Design uart_top, start of the top module:
module  uart_top(
								input  clk,
								input  rst_n,
								input  din,
								input sw8,
								output  reg  [23:0] pic_out,
								output  reg [16:0] addr,
								output  reg wr_ram,
								output  tx,
								output  reg pic_done,    
								output  reg  pic_download,    
								output  reg [7:0] rgb_led
								);
	wire   dout_vld;
	wire  [7:0] dout;
	reg [3:0] code_p;
	reg  [4:0]  cnt;
	reg  [3:0]  state;
	wire  [3:0]  code;
	wire [7:0]  temp;
	reg [23:0] pic_reg;
	parameter  monitor=0;   
	parameter  second=1 ;
	parameter  third=2 ;
	parameter   fouth=3;
	parameter   fiveth=4;
	parameter   sixth=5;
	parameter   send=6;
	parameter   stop=7;
	assign temp=(dout>8'd57)?(dout-8'd87):(dout-8'd48);
	assign code=temp[3:0];
	always  @ (posedge clk or negedge rst_n)
	    begin
			if  (!rst_n)
			   begin
			      state<=monitor;
				  wr_ram<=1;
				  pic_out<=0;
				  addr<=0;
				  pic_done<=0;
				  end
			else
	case (state)
	monitor:	begin
  ...
Settings: LEC_CHECK=0, ABC_AREA=1, CAP_MARGIN=35, CORE_MARGIN=2, CORE_UTILIZATION=70, CTS_CLUSTER_SIZE=23, SLEW_MARGIN=20; clock period 2.04 ns.
run.sh (not shown) runs the stock make flow with config.mk's settings and CLKGATE_MAP_FILE=.
The baseline ran to the end with violations: negative hold slack, negative setup slack.
Then changed:
- CAP_MARGIN: 35 -> 20
- CORE_UTILIZATION: 70 -> 72
- CTS_CLUSTER_SIZE: 23 -> default
- clock period: 2.04 -> 2.58 ns (I/O delays scaled with it)
Effect: With this change the flow ran to the end with violations: negative setup slack. Clock-buffer cell count climbs by 4. Synthesized area stays the same. Final cell count is lower by 2.0%. Total power falls by 23%. Hold slack improves by 0.13 ns. Clock power goes down by 15%. Register-to-register slack gains 0.44 ns. Design area went down by 2.7%. First-iteration DRC count went down by 18%. Via count shrinks by 6.3%.
Then changed:
- CAP_MARGIN: 20 -> 40
- CTS_CLUSTER_SIZE: default -> 95
- PLACE_DENSITY: default -> 0.44
- TNS_END_PERCENT: default -> 20
- clock period: 2.58 -> 5.11 ns (I/O delays scaled with it)
What happened: This time the run completed with no timing, DRC or antenna violations. Via count goes down by 10%. Wire length went down by 24%. Cell count came out lower by 1.4%.
Then changed:
- CAP_MARGIN: 40 -> 15
- CTS_CLUSTER_DIAMETER: default -> 222
- CTS_CLUSTER_SIZE: 95 -> 38
- PLACE_DENSITY: 0.44 -> default
- SETUP_SLACK_MARGIN: default -> 0.66
- TNS_END_PERCENT: 20 -> default
- clock period: 5.11 -> 6.84 ns (I/O delays scaled with it)
What happened:
- via count decreases slightly
- sequential share of layout area increases by 0.43 points
- core utilization decreases by 0.76 points
- cell area decreases slightly
- hold slack gets worse by 0.0036 ns
- power decreases by a quarter to a third
- routed wire length decreases by a few percent
- synthesized area is unchanged
- register-to-register slack gets better by 1.7 ns
- worst setup slack gets better by 1.7 ns

========
uart_top again, from the RTL that the note above started with.
clock: 2.93 ns
lec_check: 0
abc_area: 1
cap_margin: 20
core_margin: 2
core_utilization: 72
cts_cluster_diameter: 233
cts_cluster_size: 23
place_density_lb_addon: 0.07
setup_slack_margin: 0.85
slew_margin: 20
The starting point completed and failed the layout checks on setup timing.
Then changed:
- CORE_UTILIZATION: 72 -> 70
- PLACE_DENSITY_LB_ADDON: 0.07 -> unset
- SETUP_SLACK_MARGIN: 0.85 -> unset
- clock period: 2.93 -> 2.06 ns (I/O delays scaled with it)
This time the run completed and failed the layout checks on hold timing, setup timing.
Sequential share of layout area came out lower by 0.28 points.
Clock power came out higher by well over a third.
Register-to-register slack is worse by 0.54 ns.
Final cell count came out higher slightly.
First-iteration DRC count came out lower by well over a third.
Clock skew came out lower by 0.0054 ns.
Global-route usage came out lower by 7.0 points.
Wire length came out lower by a quarter to a third.
Setup slack is worse by 0.54 ns.
Sequential power came out higher by well over a third.
Non-clock buffer count came out higher by 11.
Then changed:
- ABC_AREA: 1 -> unset
- CORE_UTILIZATION: 70 -> 40
- CTS_CLUSTER_DIAMETER: 233 -> unset
- CTS_CLUSTER_SIZE: 23 -> unset
- clock period: 2.06 -> 10.0 ns (I/O delays scaled with it)
The changed run passed the timing, design-rule and antenna checks.
Wire length shrinks by 30%.
Power shrinks by about 80%.
Setup slack is better by 7.0 ns.
Utilization shrinks by 41 points.
Via count shrinks by 28%.
Die area grows by about 60%.
Then changed:
- CELL_PAD_IN_SITES_DETAIL_PLACEMENT: unset -> 2
- CELL_PAD_IN_SITES_GLOBAL_PLACEMENT: unset -> 1
- CORE_MARGIN: 2 -> 3
- CORE_UTILIZATION: 40 -> 49
- CTS_CLUSTER_DIAMETER: unset -> 343
- CTS_CLUSTER_SIZE: unset -> 60
- GPL_TIMING_DRIVEN: unset -> 0
- HOLD_SLACK_MARGIN: unset -> 0.04
- SETUP_SLACK_MARGIN: unset -> 1.72
- SLEW_MARGIN: 20 -> 5
Outcome: This time the run failed in clock tree synthesis (4_1_cts) with DPL-0033; die area falls by 15%; synthesized area is unchanged; synthesized cell count is unchanged.
Then changed:
- CELL_PAD_IN_SITES_DETAIL_PLACEMENT: 2 -> unset
- CELL_PAD_IN_SITES_GLOBAL_PLACEMENT: 1 -> unset
- CORE_MARGIN: 3 -> 2
- CORE_UTILIZATION: 49 -> 40
- CTS_CLUSTER_DIAMETER: 343 -> unset
- CTS_CLUSTER_SIZE: 60 -> unset
- GPL_TIMING_DRIVEN: 0 -> unset
- HOLD_SLACK_MARGIN: 0.04 -> unset
- SETUP_SLACK_MARGIN: 1.72 -> unset
- SLEW_MARGIN: 5 -> 20
- clock period: 10.0 -> 3.68 ns (I/O delays scaled with it)
With this change the flow went through all stages and came out clean.
Die size is higher by 18%.
Synthesized cell count does not change.
Synthesized area does not change.

========
## build 91
Starting RTL as in the previous note.
==> flow/design.v (excerpt) <==
module  uart_top(
								input  clk,
								input  rst_n,
								input  din,
								input sw8,
								output  reg  [23:0] pic_out,
								output  reg [16:0] addr,
								output  reg wr_ram,
								output  tx,
								output  reg pic_done,    
								output  reg  pic_download,    
								output  reg [7:0] rgb_led
								);
	wire   dout_vld;
	wire  [7:0] dout;
	reg [3:0] code_p;
	reg  [4:0]  cnt;
	reg  [3:0]  state;
	wire  [3:0]  code;
	wire [7:0]  temp;
	reg [23:0] pic_reg;
	parameter  monitor=0;   
	parameter  second=1 ;
	parameter  third=2 ;
	parameter   fouth=3;
	parameter   fiveth=4;
	parameter   sixth=5;
	parameter   send=6;
	parameter   stop=7;
	assign temp=(dout>8'd57)?(dout-8'd87):(dout-8'd48);
	assign code=temp[3:0];
	always  @ (posedge clk or negedge rst_n)
	    begin
			if  (!rst_n)
			   begin
			      state<=monitor;
				  wr_ram<=1;
				  pic_out<=0;
				  addr<=0;
				  pic_done<=0;
				  end
			else
	case (state)
	monitor:	begin
				   if (dout_vld)
						begin
						    wr_ram<=1;	
							pic_reg[23:20]<=code;
							state<=second;
							code_p<=code;
						end
  ...
export LEC_CHECK = 0
export CAP_MARGIN = 20
export CELL_PAD_IN_SITES_DETAIL_PLACEMENT = 1
export CELL_PAD_IN_SITES_GLOBAL_PLACEMENT = 1
export CORE_ASPECT_RATIO = 1.5
export CORE_MARGIN = 3
export CORE_UTILIZATION = 43
export CTS_CLUSTER_DIAMETER = 343
export CTS_CLUSTER_SIZE = 60
export GPL_ROUTABILITY_DRIVEN = 0
export GPL_TIMING_DRIVEN = 0
export HOLD_SLACK_MARGIN = 0.06
export SETUP_SLACK_MARGIN = 1.72
export SLEW_MARGIN = 5
create_clock -name core_clock -period 10.0 [get_ports {clk}]
Here is what was changed in the inputs of build 37 compared with build 91.
- removing SETUP_SLACK_MARGIN (formerly 1.72)
- removing CELL_PAD_IN_SITES_DETAIL_PLACEMENT (formerly 1)
- removing CELL_PAD_IN_SITES_GLOBAL_PLACEMENT (formerly 1)
- changing SLEW_MARGIN from 5 to 20
- changing CORE_MARGIN from 3 to 2
- removing HOLD_SLACK_MARGIN (formerly 0.06)
- removing CORE_ASPECT_RATIO (formerly 1.5)
- removing GPL_ROUTABILITY_DRIVEN (formerly 0)
- removing CTS_CLUSTER_DIAMETER (formerly 343)
- removing CTS_CLUSTER_SIZE (formerly 60)
- removing GPL_TIMING_DRIVEN (formerly 0)
- changing the clock period (ns, I/O delays scaled along) from 10.0 to 3.68
[summary]
Build 37: no failed stages, no open violations at the end. Build 37: routed wire length lower than build 91. Summary — peak supply drop, build 37 relative to build 91: higher, by 260%. [compare] base=build 91 new=build 37: worst hold margin down 0.040 ns, average instance area after synthesis was more or less identical, tapcell count now sits lower, half-perimeter wire length after placement shows a reduction of 1600 um, y dimension of the die down 30 um. Build 37 vs build 91: share of the clock period used by the worst path up in build 37. Going from build 91 to build 37, layout overhead on the synthesized area fell by 1.3 points, shortest period the worst path allows shrank by 0.29 ns.
Modified inputs, build 23 compared to build 37
- setting CTS_CLUSTER_SIZE to 23 for the first time
- setting SETUP_SLACK_MARGIN to 0.85 for the first time
- changing CORE_UTILIZATION from 43 to 70
- setting ABC_AREA to 1 for the first time
- setting CTS_CLUSTER_DIAMETER to 233 for the first time
- changing the clock period (ns, I/O delays scaled along) from 3.68 to 2.93
==> results <==
- Number of nets at the end of the flow ended up 39% higher on build 23 than on build 37.
- Flip-flop and latch count after synthesis came out exactly the same in build 23 and build 37.
- Build 23 vs. build 37: count of inserted tapcells down 55; critical path depth up 10.
- Number of global-route vias before repair is higher on build 23
- Of build 23 and build 37, the higher first-pass GRT wire length belongs to build 23.
- Combinational fraction of design power: build 23 > build 37
- [compare] base=build 37 new=build 23: post-synth area from yosys stat moved up, minimum clock period moved down.
Here is what was changed in the inputs of build 35 compared with build 23.
- PLACE_DENSITY_LB_ADDON: unset -> 0.07
- SETUP_SLACK_MARGIN: 0.85 -> 0.62
- the clock period (ns, I/O delays scaled along): 2.93 -> 2.06
Results
Build 35: DPL-0033 in clock tree synthesis -> run aborted
Going from build 23 to build 35, standard cell area after detailed placement has increased; initial standard-cell utilization of the core saw little to no change.
Overall die area came out exactly the same in build 35 and build 23.
Input changes introduced in build 62 (baseline for comparison: build 35):
- a deleted CTS_CLUSTER_DIAMETER that had been 233
- a change of CORE_UTILIZATION from 70 to 40
- a deleted ABC_AREA that had been 1
- a deleted SETUP_SLACK_MARGIN that had been 0.62
- a deleted CTS_CLUSTER_SIZE that had been 23
- a deleted PLACE_DENSITY_LB_ADDON that had been 0.07
- a change of the clock period (ns, I/O delays scaled along) from 2.06 to 2.56
[summary]
Looking at the logs for build 35 and build 62, the single run that did not finish was build 35.
In the summary table, build 35 is marked failed, with error DPL-0033 raised in clock tree synthesis.
Post-synthesis cell count sits lower in build 62 than in build 35.
Proportion of synthesized area in mux cells on build 62 is up relative to build 35.
The higher number of library cell types mapped by synthesis of build 35 and build 62 is in build 62.
Build 62 against build 35; cell row count is up by more than a quarter.
Build 62 vs build 35 — post-synth area from yosys stat dropped by a few percent
| die area | build 62 vs build 35 | worse |
Here is what was changed in the inputs of build 13 compared with build 62.
- changing CORE_UTILIZATION from 40 to 72
- changing CAP_MARGIN from 20 to 40
- setting ABC_AREA to 1 for the first time
- setting TNS_END_PERCENT to 20 for the first time
- changing the clock period (ns, I/O delays scaled along) from 2.56 to 7.49
### Flow results
From build 13 to build 62, count of final hold-check violations did not move at all.
Across build 62 and build 13, a clean result was obtained everywhere but in build 62.
To summarise build 62: no stage aborted, but the layout did not pass its checks, failing on negative setup slack.
In the metrics for build 13 and build 62, the one carrying the higher required arrival time at the worst endpoint is build 13.
Per the comparison of build 13 with build 62, wire length has increased; depth of the critical timing path with buffers and inverters included has decreased; fraction of the mapped netlist area in compound gates has increased; routability-driven placement congestion ratio has increased.
uart_rx.cnt1[0]$_DFFE_PN0P_ as the startpoint of the worst setup timing path was reported by build 62, and uart_tx.dout$_DFFE_PN1P_ by build 13.
No activity file was given, so power comes from the tool's default toggle rates.
